Setup of build 56:
==> flow/design.v <==
module fir_filter(
    input               		clk,
    input               		n_rst,
    input  		signed	[7:0] 	din,    
    output reg 	signed 	[7:0] 	dout 
);
localparam signed B0 = -24;
localparam signed B1 = -21;
localparam signed B2 =   0;
localparam signed B3 =  37;
localparam signed B4 =  80;
localparam signed B5 = 114;
localparam signed B6 = 127;
reg signed [7:0] din_d;
reg signed [7:0] din_d1;
reg signed [7:0] din_d2;
reg signed [7:0] din_d3;
reg signed [7:0] din_d4;
reg signed [7:0] din_d5;
reg signed [7:0] din_d6;
reg signed [7:0] din_d7;
reg signed [7:0] din_d8;
reg signed [7:0] din_d9;
reg signed [7:0] din_d10;
reg signed [7:0] din_d11;
reg signed [7:0] din_d12;
wire signed [8:0] sum_w0;
wire signed [8:0] sum_w1;
wire signed [8:0] sum_w2;
wire signed [8:0] sum_w3;
wire signed [8:0] sum_w4;
wire signed [8:0] sum_w5;
wire signed [8:0] sum_w6;
wire signed [16:0] mul_0;
wire signed [16:0] mul_1;
wire signed [16:0] mul_2;
wire signed [16:0] mul_3;
wire signed [16:0] mul_4;
wire signed [16:0] mul_5;
wire signed [16:0] mul_6;
reg signed [16:0] mul_0d;
reg signed [16:0] mul_1d;
reg signed [16:0] mul_2d;
reg signed [16:0] mul_3d;
reg signed [16:0] mul_4d;
reg signed [16:0] mul_5d;
reg signed [16:0] mul_6d;
wire signed [17:0] sum_w00;
wire signed [17:0] sum_w01;
wire signed [17:0] sum_w02;
wire signed [17:0] sum_w03;
reg signed [17:0] sum_w00d;
reg signed [17:0] sum_w01d;
reg signed [17:0] sum_w02d;
reg signed [17:0] sum_w03d;
wire signed [18:0] sum_w000;
wire signed [18:0] sum_w001;
wire signed [19:0] sum_all;
wire signed [7:0] sum_finish;
always @(posedge clk or negedge n_rst) begin
	if (!n_rst) begin 
		din_d <= 8'h0;
	end
	else begin 
		din_d <= din;
	end
end
always @(posedge clk or negedge n_rst) begin
    if (!n_rst) begin 
        dout <= 8'sd0;
	end
    else begin 
        dout <= sum_finish;
	end
end
always @(posedge clk or negedge n_rst) begin
    if (!n_rst) begin
        din_d1  <= 8'sd0; 
        din_d2  <= 8'sd0; 
        din_d3  <= 8'sd0; 
        din_d4  <= 8'sd0;
        din_d5  <= 8'sd0; 
        din_d6  <= 8'sd0; 
        din_d7  <= 8'sd0; 
        din_d8  <= 8'sd0;
        din_d9  <= 8'sd0; 
        din_d10 <= 8'sd0; 
        din_d11 <= 8'sd0; 
        din_d12 <= 8'sd0;
    end else begin
        din_d1  <= din_d;
        din_d2  <= din_d1;
        din_d3  <= din_d2;
        din_d4  <= din_d3;
        din_d5  <= din_d4;
        din_d6  <= din_d5;
        din_d7  <= din_d6;
        din_d8  <= din_d7;
        din_d9  <= din_d8;
        din_d10 <= din_d9;
        din_d11 <= din_d10;
        din_d12 <= din_d11;
    end
end
assign sum_w0 = $signed(din_d) + $signed(din_d12);
assign sum_w1 = $signed(din_d1) + $signed(din_d11);
assign sum_w2 = $signed(din_d2) + $signed(din_d10);
assign sum_w3 = $signed(din_d3) + $signed(din_d9);
assign sum_w4 = $signed(din_d4) + $signed(din_d8);
assign sum_w5 = $signed(din_d5) + $signed(din_d7);
assign sum_w6 = {din_d6[7], din_d6};   
assign mul_0 = $signed(B0) * $signed(sum_w0);
assign mul_1 = $signed(B1) * $signed(sum_w1);
assign mul_2 = $signed(B2) * $signed(sum_w2);
assign mul_3 = $signed(B3) * $signed(sum_w3);
assign mul_4 = $signed(B4) * $signed(sum_w4);
assign mul_5 = $signed(B5) * $signed(sum_w5);
assign mul_6 = $signed(B6) * $signed(sum_w6);
always @(posedge clk or negedge n_rst) begin
    if (!n_rst) begin 
        mul_0d <= 17'sd0;
        mul_1d <= 17'sd0;
        mul_2d <= 17'sd0;
        mul_3d <= 17'sd0;
        mul_4d <= 17'sd0;
        mul_5d <= 17'sd0;
        mul_6d <= 17'sd0;
    end 
	else begin 
        mul_0d <= mul_0;
        mul_1d <= mul_1;
        mul_2d <= mul_2;
        mul_3d <= mul_3;
        mul_4d <= mul_4;
        mul_5d <= mul_5;
        mul_6d <= mul_6;
    end
end
assign sum_w00 = $signed(mul_0d) + $signed(mul_1d); 
assign sum_w01 = $signed(mul_2d) + $signed(mul_3d); 
assign sum_w02 = $signed(mul_4d) + $signed(mul_5d);
assign sum_w03 = $signed(mul_6d);
always @(posedge clk or negedge n_rst) begin
    if (!n_rst) begin
        sum_w00d <= 18'sd0;
        sum_w01d <= 18'sd0;
        sum_w02d <= 18'sd0;
        sum_w03d <= 18'sd0;
    end 
	else begin
        sum_w00d <= sum_w00;
        sum_w01d <= sum_w01;
        sum_w02d <= sum_w02;
        sum_w03d <= sum_w03;
    end
end
assign sum_w000 = $signed(sum_w00d) + $signed(sum_w01d); 
assign sum_w001 = $signed(sum_w02d) + $signed(sum_w03d);
assign sum_all = $signed(sum_w000) + $signed(sum_w001);
assign sum_finish =	((sum_all[19]) && (sum_all[18:16] != 3'b111))? 8'h81 : 
 					((!sum_all[19]) && (sum_all[18:16] != 3'b000))? 8'h7F : sum_all[16:9];
endmodule
Settings: LEC_CHECK=0, CAP_MARGIN=20, CORE_MARGIN=2, CORE_UTILIZATION=72, CTS_CLUSTER_SIZE=24, PLACE_DENSITY_LB_ADDON=0.28, SETUP_SLACK_MARGIN=0.9, SLEW_MARGIN=40; clock period 5.26 ns.
run.sh (not shown) runs the stock make flow with config.mk's settings and CLKGATE_MAP_FILE=.
Final checks on build 56, whose flow otherwise completed, came back failing, citing negative setup slack.
## Diff of input files: build 67 against build 56
Settings: PLACE_DENSITY_LB_ADDON now 0.14, was 0.28; ABC_AREA now 1, previously not set; CTS_CLUSTER_SIZE no longer set, was 24; SLEW_MARGIN now 20, was 40; SETUP_SLACK_MARGIN no longer set, was 0.9; CORE_UTILIZATION now 70, was 72; the clock period (ns, I/O delays scaled along) now 4.52, was 5.26.
[summary]
Compared with build 56, build 67 ends up with a smaller final cell area.
The total cells reported by yosys after synthesis in build 67 is 1.18 times that in build 56.
In the reports for build 67 and build 56, the smaller non-clock buffer count belongs to build 67.
Although it ran to completion, build 67 produced a layout that fails the final checks because of negative setup slack.
Summary of build 67 over build 56: floorplan net count has increased, minimum setup slack after placement has decreased.
Fmax ended up about 13% higher on build 67 than on build 56.
Growth of design area from synthesis to finish, build 67 and build 56: smaller value in build 67
Modified inputs, build 58 compared to build 67
Settings: clearing ABC_AREA, which used to be 1; putting SETUP_SLACK_MARGIN at -0.19 where nothing was set; swapping 70 for 57 in CORE_UTILIZATION; clearing PLACE_DENSITY_LB_ADDON, which used to be 0.14; swapping 4.52 for 3.18 in the clock period (ns, I/O delays scaled along).
[summary]
Worst setup skew after layout: build 58 > build 67. Not one of build 67 and build 58 finished clean. To summarise build 58: no stage aborted, but the layout did not pass its checks, failing on negative setup slack. Number of clock buffers inserted by TritonCTS was lower in the run labelled build 67. Lower worst hold slack goes to build 58 over build 67.
For build 91, these inputs were changed with respect to build 58:
Settings: swapping -0.19 for 1.12 in SETUP_SLACK_MARGIN; putting PLACE_DENSITY_LB_ADDON at 0.14 where nothing was set; swapping 57 for 70 in CORE_UTILIZATION; putting CTS_CLUSTER_SIZE at 51 where nothing was set; putting ABC_AREA at 1 where nothing was set; swapping 3.18 for 3.9 in the clock period (ns, I/O delays scaled along).
Findings:
Status: share of the synthesized netlist area taken by xor and xnor gates parity (build 58, build 91)
Build 91 vs build 58 — register share after synthesis dropped 1.8 points.
Build 91 gives less area fraction in full adders, half adders and majority gates than build 58 did.
Area inside the core boundary of build 91 falls short of that of build 58 by more than 10%.
Build 91 vs. build 58: post-synthesis share of cell area spent on and-or and or-and gates went down by 2.5 points.
Relative to build 58, the area after synthesis measured on build 91 has increased by a few percent.
Build 91: DPL-0038 in 5_1_grt -> run aborted

---

## build 30
Starts from the design.v that is shown in full above.
==> flow/config.mk <==
export PLATFORM = sky130hd
export DESIGN_NAME = fir_filter
export DESIGN_NICKNAME = fir_filter
export VERILOG_FILES = /design/flow/design.v
export SDC_FILE = /design/flow/constraint.sdc
export NUM_CORES = 4
export LEC_CHECK = 0
export CAP_MARGIN = 20
export CORE_MARGIN = 10
export CORE_UTILIZATION = 40
export GPL_TIMING_DRIVEN = 0
export SLEW_MARGIN = 35
==> flow/constraint.sdc <==
create_clock -name core_clock -period 6.0 [get_ports {clk}]
set_input_delay 1.2000 -clock core_clock [delete_from_list [all_inputs] [get_ports {clk}]]
set_output_delay 1.2000 -clock core_clock [all_outputs]
set_load 0.01 [all_outputs]
Input-level comparison between build 5 and build 30:
- CORE_UTILIZATION changed from 40 to 65
- SLEW_MARGIN changed from 35 to 20
- CORE_MARGIN changed from 10 to 2
- GPL_TIMING_DRIVEN removed (was 0)
- the clock period (ns, I/O delays scaled along) changed from 6.0 to 3.08
==> comparison <==
- Build 30 was carried through to the last stage, and its layout satisfied the timing, DRC and antenna checks.
- Build 5 failed in global routing with ODB-0269.
- Going from build 30 to build 5, total number of placement rows shrank by more than 10%.
- Comparing build 30 against build 5, there is no change at all in adder and majority gate portion of the synthesized area.
- | cell area after placement | lower: build 30 |
- Build 5 vs. build 30: total instance count after detailed placement climbed about 5%, placed wire-length estimate after detailed placement up 4500 um, mean area per synthesized cell flat.
- In the floorplan summary, build 5 is listed with a die area less than that of build 30.
- Delta (build 5 minus build 30): number of resized instances in the post-cts repair step picked up an extra 211; die extent in y lost about 27%.
- Build 5 vs. build 30: standard cell core area now sits lower; synthesized instance count barely changed.
### build 5 -> build 66
- CORE_UTILIZATION changed from 65 to 40
- the clock period (ns, I/O delays scaled along) changed from 3.08 to 5.55
Results
Of build 5 and build 66, only build 5 never reached the final stage. Summary of build 66 over build 5: core region area moved up, async set or reset register ratio after synthesis level. Compared to build 5, build 66 was floorplanned on a bigger die. Total nets after synthesis came out exactly the same in build 5 and build 66. Compare build 5 and build 66 | number of buffers added for setup after CTS higher: build 5. Build 5 and build 66 ended up with nearly the same unique cell type count in the Yosys netlist. Post-synthesis cell area of build 5 is on par with build 66. Delta (build 66 minus build 5): post-CTS resize count lost 211, width of the chip picked up an extra about 27%.
The inputs of build 15 differ from those of build 66 as listed below.
- a change of CORE_UTILIZATION from 40 to 48
--- outcome ---
Build 15 did not stop at any stage, and its layout met the timing, DRC and antenna checks. Worst slew slack as a fraction of its limit on build 15 is ahead of build 66. For build 15, the end point of the critical path was mul_3d[15], unlike build 66, where it was mul_1d[14]. Count of clock-net buffers in the final layout for build 15: 4 down relative to build 66.
